## SystolicCore
module SystolicCore(
	input clk,
	input rst,
	input start,
	input mode_conv_mm,
	input isac,
	input isrelu,
	input isbn,
	input [22:0] dfsm_config,
	input all_data_rdy,
	input pe_config_1_1,
	input pe_config_1_2,
	input pe_config_1_3,
	input pe_config_2_1,
	input pe_config_2_2,
	input pe_config_2_3,
	input [7:0] data_horz_1_1,
	input [7:0] data_horz_1_2,
	input [7:0] data_horz_1_3,
	input [7:0] data_horz_2_1,
	input [7:0] data_horz_2_2,
	input [7:0] data_horz_2_3,
	input [7:0] data_obli_1,
	input [7:0] data_obli_2,
	input [7:0] data_obli_3,
	input [7:0] data_obli_4,
	input [7:0] data_obli_5,
	input [7:0] data_obli_6,
	input [15:0] data_bn_1,
	input [15:0] data_bn_2,
	input data_bn_en,
	output data_preread,
	output [7:0] dout_1_1,
	output [7:0] dout_1_2,
	output [7:0] dout_1_3,
	output [7:0] dout_1_4,
	output [7:0] dout_2_1,
	output [7:0] dout_2_2,
	output [7:0] dout_2_3,
	output [7:0] dout_2_4,
	output dout_en_1_1,
	output dout_en_1_2,
	output dout_en_1_3,
	output dout_en_1_4,
	output dout_en_2_1,
	output dout_en_2_2,
	output dout_en_2_3,
	output dout_en_2_4
);
For scale: about 11000 cells after synthesis, ~1500 flip-flops, ~240 I/O pins, roughly 97000 um^2 of cells after synthesis.
export LEC_CHECK = 0
export CAP_MARGIN = 20
export CORE_MARGIN = 2
export CORE_UTILIZATION = 45
export PLACE_DENSITY = 0.6
export SETUP_SLACK_MARGIN = 3.41
export SLEW_MARGIN = 20
create_clock -name core_clock -period 11.8 [get_ports {clk}]
run.sh (not shown) runs the stock make flow with config.mk's settings and CLKGATE_MAP_FILE=.
The starting point finished clean.
Edit:
--- a/flow/config.mk
+++ b/flow/config.mk
@@ -9,5 +9,4 @@
 export CORE_MARGIN = 2
-export CORE_UTILIZATION = 45
-export PLACE_DENSITY = 0.6
-export SETUP_SLACK_MARGIN = 3.41
+export CORE_UTILIZATION = 66
+export PLACE_DENSITY = 0.37
 export SLEW_MARGIN = 20
What happened: The new run finished clean. Core utilization increases by 21 points. Worst hold slack barely changes. Synthesized cell count is unchanged. Synthesized area is unchanged. Final area decreases by 4.4%.
Edit:
--- a/flow/config.mk
+++ b/flow/config.mk
@@ -9,4 +9,3 @@
 export CORE_MARGIN = 2
-export CORE_UTILIZATION = 66
-export PLACE_DENSITY = 0.37
+export CORE_UTILIZATION = 65
 export SLEW_MARGIN = 20
==> flow/constraint.sdc (replaced) <==
create_clock -name core_clock -period 6.14 [get_ports {clk}]
set_input_delay 1.2280 -clock core_clock [delete_from_list [all_inputs] [get_ports {clk}]]
set_output_delay 1.2280 -clock core_clock [all_outputs]
set_load 0.01 [all_outputs]
What happened:
- Now the flow completed, yet does not pass: setup timing
- non-clock buffer count is higher by 492
- clock power rises by well over a third
- setup slack loses 2.5 ns
- count of clock-buffer cells in the layout went down by 4
- hold slack stays flat
- final area went up by a few percent
- power grows by well over a third
Edit:
--- a/flow/config.mk
+++ b/flow/config.mk
@@ -9,3 +9,4 @@
 export CORE_MARGIN = 2
-export CORE_UTILIZATION = 65
+export CORE_UTILIZATION = 58
+export SETUP_SLACK_MARGIN = 1.93
 export SLEW_MARGIN = 20
==> flow/constraint.sdc (replaced) <==
create_clock -name core_clock -period 8.44 [get_ports {clk}]
set_input_delay 1.6880 -clock core_clock [delete_from_list [all_inputs] [get_ports {clk}]]
set_output_delay 1.6880 -clock core_clock [all_outputs]
set_load 0.01 [all_outputs]
The new run ran to the end with violations: setup timing. Setup slack is better by 1.2 ns. Die area came out higher by 12%. Non-clock buffer count came out lower by 81. Via count came out lower by 1.9%. Cell area stays flat.
Edit:
--- a/flow/config.mk
+++ b/flow/config.mk
@@ -9,4 +9,4 @@
 export CORE_MARGIN = 2
-export CORE_UTILIZATION = 58
-export SETUP_SLACK_MARGIN = 1.93
+export CORE_UTILIZATION = 70
+export PLACE_DENSITY = 0.6
 export SLEW_MARGIN = 20
==> flow/constraint.sdc (replaced) <==
create_clock -name core_clock -period 9.83 [get_ports {clk}]
set_input_delay 1.9660 -clock core_clock [delete_from_list [all_inputs] [get_ports {clk}]]
set_output_delay 1.9660 -clock core_clock [all_outputs]
set_load 0.01 [all_outputs]
=> The changed run completed and failed the layout checks on setup timing; count of clock-buffer cells in the layout fell by 11; total power drops by about 17%; design area is lower by about 2.4%; final cell count fell by 3.8%; sequential power is lower by 14%; utilization grows by 12 points; hold slack barely changes; sequential share of layout area rose by 0.65 points; setup slack improved by 0.86 ns; synthesized area stays the same.
Edit:
--- a/flow/config.mk
+++ b/flow/config.mk
@@ -9,3 +9,3 @@
 export CORE_MARGIN = 2
-export CORE_UTILIZATION = 70
+export CORE_UTILIZATION = 45
 export PLACE_DENSITY = 0.6
==> flow/constraint.sdc (replaced) <==
create_clock -name core_clock -period 8.08 [get_ports {clk}]
set_input_delay 1.6160 -clock core_clock [delete_from_list [all_inputs] [get_ports {clk}]]
set_output_delay 1.6160 -clock core_clock [all_outputs]
set_load 0.01 [all_outputs]
What happened: The new run completed, yet does not pass: setup timing; non-clock buffer count went up by 89; clock skew falls by 0.0038 ns; combinational power came out higher by 30%; synthesized cell count does not change; utilization went down by 27 points; total power goes up by about 26%; setup slack is worse by 1.0 ns; via count went down by 2.7%.

* * *

## build 75
Starting RTL as in the previous note.
## SystolicCore
module SystolicCore(
	input clk,
	input rst,
	input start,
	input mode_conv_mm,
	input isac,
	input isrelu,
	input isbn,
	input [22:0] dfsm_config,
	input all_data_rdy,
	input pe_config_1_1,
	input pe_config_1_2,
	input pe_config_1_3,
	input pe_config_2_1,
	input pe_config_2_2,
	input pe_config_2_3,
	input [7:0] data_horz_1_1,
	input [7:0] data_horz_1_2,
	input [7:0] data_horz_1_3,
	input [7:0] data_horz_2_1,
	input [7:0] data_horz_2_2,
	input [7:0] data_horz_2_3,
	input [7:0] data_obli_1,
	input [7:0] data_obli_2,
	input [7:0] data_obli_3,
	input [7:0] data_obli_4,
	input [7:0] data_obli_5,
	input [7:0] data_obli_6,
	input [15:0] data_bn_1,
	input [15:0] data_bn_2,
	input data_bn_en,
	output data_preread,
	output [7:0] dout_1_1,
	output [7:0] dout_1_2,
	output [7:0] dout_1_3,
	output [7:0] dout_1_4,
	output [7:0] dout_2_1,
	output [7:0] dout_2_2,
	output [7:0] dout_2_3,
	output [7:0] dout_2_4,
	output dout_en_1_1,
	output dout_en_1_2,
	output dout_en_1_3,
	output dout_en_1_4,
	output dout_en_2_1,
	output dout_en_2_2,
	output dout_en_2_3,
	output dout_en_2_4
);
==> flow/config.mk <==
export PLATFORM = sky130hd
export DESIGN_NAME = SystolicCore
export DESIGN_NICKNAME = SystolicCore
export VERILOG_FILES = /design/flow/design.v
export SDC_FILE = /design/flow/constraint.sdc
export NUM_CORES = 4
export LEC_CHECK = 0
export CAP_MARGIN = 30
export CORE_ASPECT_RATIO = 1.01
export CORE_MARGIN = 3
export CORE_UTILIZATION = 26
export CTS_CLUSTER_DIAMETER = 112
export GPL_ROUTABILITY_DRIVEN = 0
export MAX_ROUTING_LAYER = met4
export PLACE_DENSITY_LB_ADDON = 0.02
export SETUP_SLACK_MARGIN = 2.07
export SLEW_MARGIN = 30
==> flow/constraint.sdc <==
create_clock -name core_clock -period 7.3 [get_ports {clk}]
set_input_delay 1.4600 -clock core_clock [delete_from_list [all_inputs] [get_ports {clk}]]
set_output_delay 1.4600 -clock core_clock [all_outputs]
set_load 0.01 [all_outputs]
Build 75 finished all stages; layout check result: FAIL, due to negative setup slack.
Relative to build 75, the following input files were edited for build 33:
- GPL_ROUTABILITY_DRIVEN now 1, was 0
- CORE_ASPECT_RATIO no longer set, was 1.01
- HOLD_SLACK_MARGIN now 0.29, previously not set
- CORE_MARGIN now 2, was 3
- CTS_CLUSTER_DIAMETER no longer set, was 112
- SLEW_MARGIN now 20, was 30
- the clock period (ns, I/O delays scaled along) now 12.9, was 7.3
==> results <==
Summary of build 75 and build 33: one run falls short of a clean finish, namely build 75.
The final report for build 75 shows a completed flow and a layout that fails verification, specifically negative setup slack.
Measured against each other, build 33 and build 75 differ in count of buffer and inverter cells on the critical path, the lower figure coming from build 75.
Build 75 and build 33 ended up with roughly the same hold slack.
Between build 75 and build 33, the latest clock arrival within the worst-skew pair figures differ only marginally.
Average routed wire per standard cell, build 33 and build 75, higher one = build 33.
Compared build 33 vs build 75, and area growth from synthesis to final layout is down in build 33.
Build 33 vs. build 75: number of vias after detailed routing went down by 937.
Build 33 vs build 75 — first-pass GRT wire length dropped slightly
Build 33 ended up with a lower clock power than build 75 did.
In the reports for build 33 and build 75, the smaller sequential share of power belongs to build 75.
[build 33] number of clock-tree buffers in the layout rose about 0.37% relative to build 75
Input changes introduced in build 72 (baseline for comparison: build 33):
- a deleted MAX_ROUTING_LAYER that had been met4
- a change of GPL_ROUTABILITY_DRIVEN from 1 to 0
- a deleted PLACE_DENSITY_LB_ADDON that had been 0.02
Notes after the runs:
Build 72 has routed wire length on met2 below what build 33 had. As of build 72, total half-perimeter wirelength after legalization and detailed placement had fallen by more than 10% compared to build 33. Compared with build 33, build 72 shows a net switching component of the power that is about 9% lower. [compare] base=build 33 new=build 72: cell area shows a reduction of about 0.9%; multi-input combinational area share shows an increase of 0.64 points. Summary of build 72 over build 33: non-clock buffer count moved down; final setup slack of the worst path went up by 0.19 ns. Insertion delay to the later sink of the worst-skew pair (build 72 over build 33): decrease, 0.03 ns. Summary of build 72 over build 33: maximum frequency +1.5 MHz; fraction of standard cell area that is sequential +0.24 points.
> inputs changed (build 72 -> build 24)
- HOLD_SLACK_MARGIN no longer set, was 0.29
- SETUP_SLACK_MARGIN no longer set, was 2.07
- GPL_ROUTABILITY_DRIVEN no longer set, was 0
- CAP_MARGIN now 20, was 30
- PLACE_DENSITY now 0.6, previously not set
- CORE_UTILIZATION now 45, was 26
- the clock period (ns, I/O delays scaled along) now 12.0, was 12.9
Non-clock buffer total of the final layout, build 72 and build 24: larger value in build 72. On total die size: between build 72 and build 24, it ends up lower for build 24. Between build 24 and build 72, it is build 24 whose met2 global-route usage is higher, by 16 points. In the metrics for build 72 and build 24, the one carrying the lower total CTS buffers is build 72. On build 24: sequential share of layout area is 1.4 points higher than what build 72 gave. Setup WNS build 72 -> build 24: worse. Diff build 72 -> build 24 | power density over cell area | up by more than 10%. Build 72 has lower final core area utilization than build 24.
Changes in build 35 relative to build 24:
- CORE_UTILIZATION changed from 45 to 33
- the clock period (ns, I/O delays scaled along) changed from 12.0 to 11.8
Findings:
Going from build 24 to build 35, the growth of design area from synthesis to finish was found to have gone up by 1.5 points. Comparing the two runs side by side, build 35 comes out behind build 24 on placeable core region. In build 35, design area is higher than in build 24. Looking at setup clock skew after layout across build 24 and build 35, the one that comes out lower is build 24. Comparing aggregate routed wire length for build 24 and build 35, the smaller number came from build 24. Build 35 vs build 24: sequential share of layout area down in build 35. Taking build 24 as the reference point, the vertical die size of build 35 rises by 17%.
Power figures rest on the tool's default switching activity, not on a simulated workload.
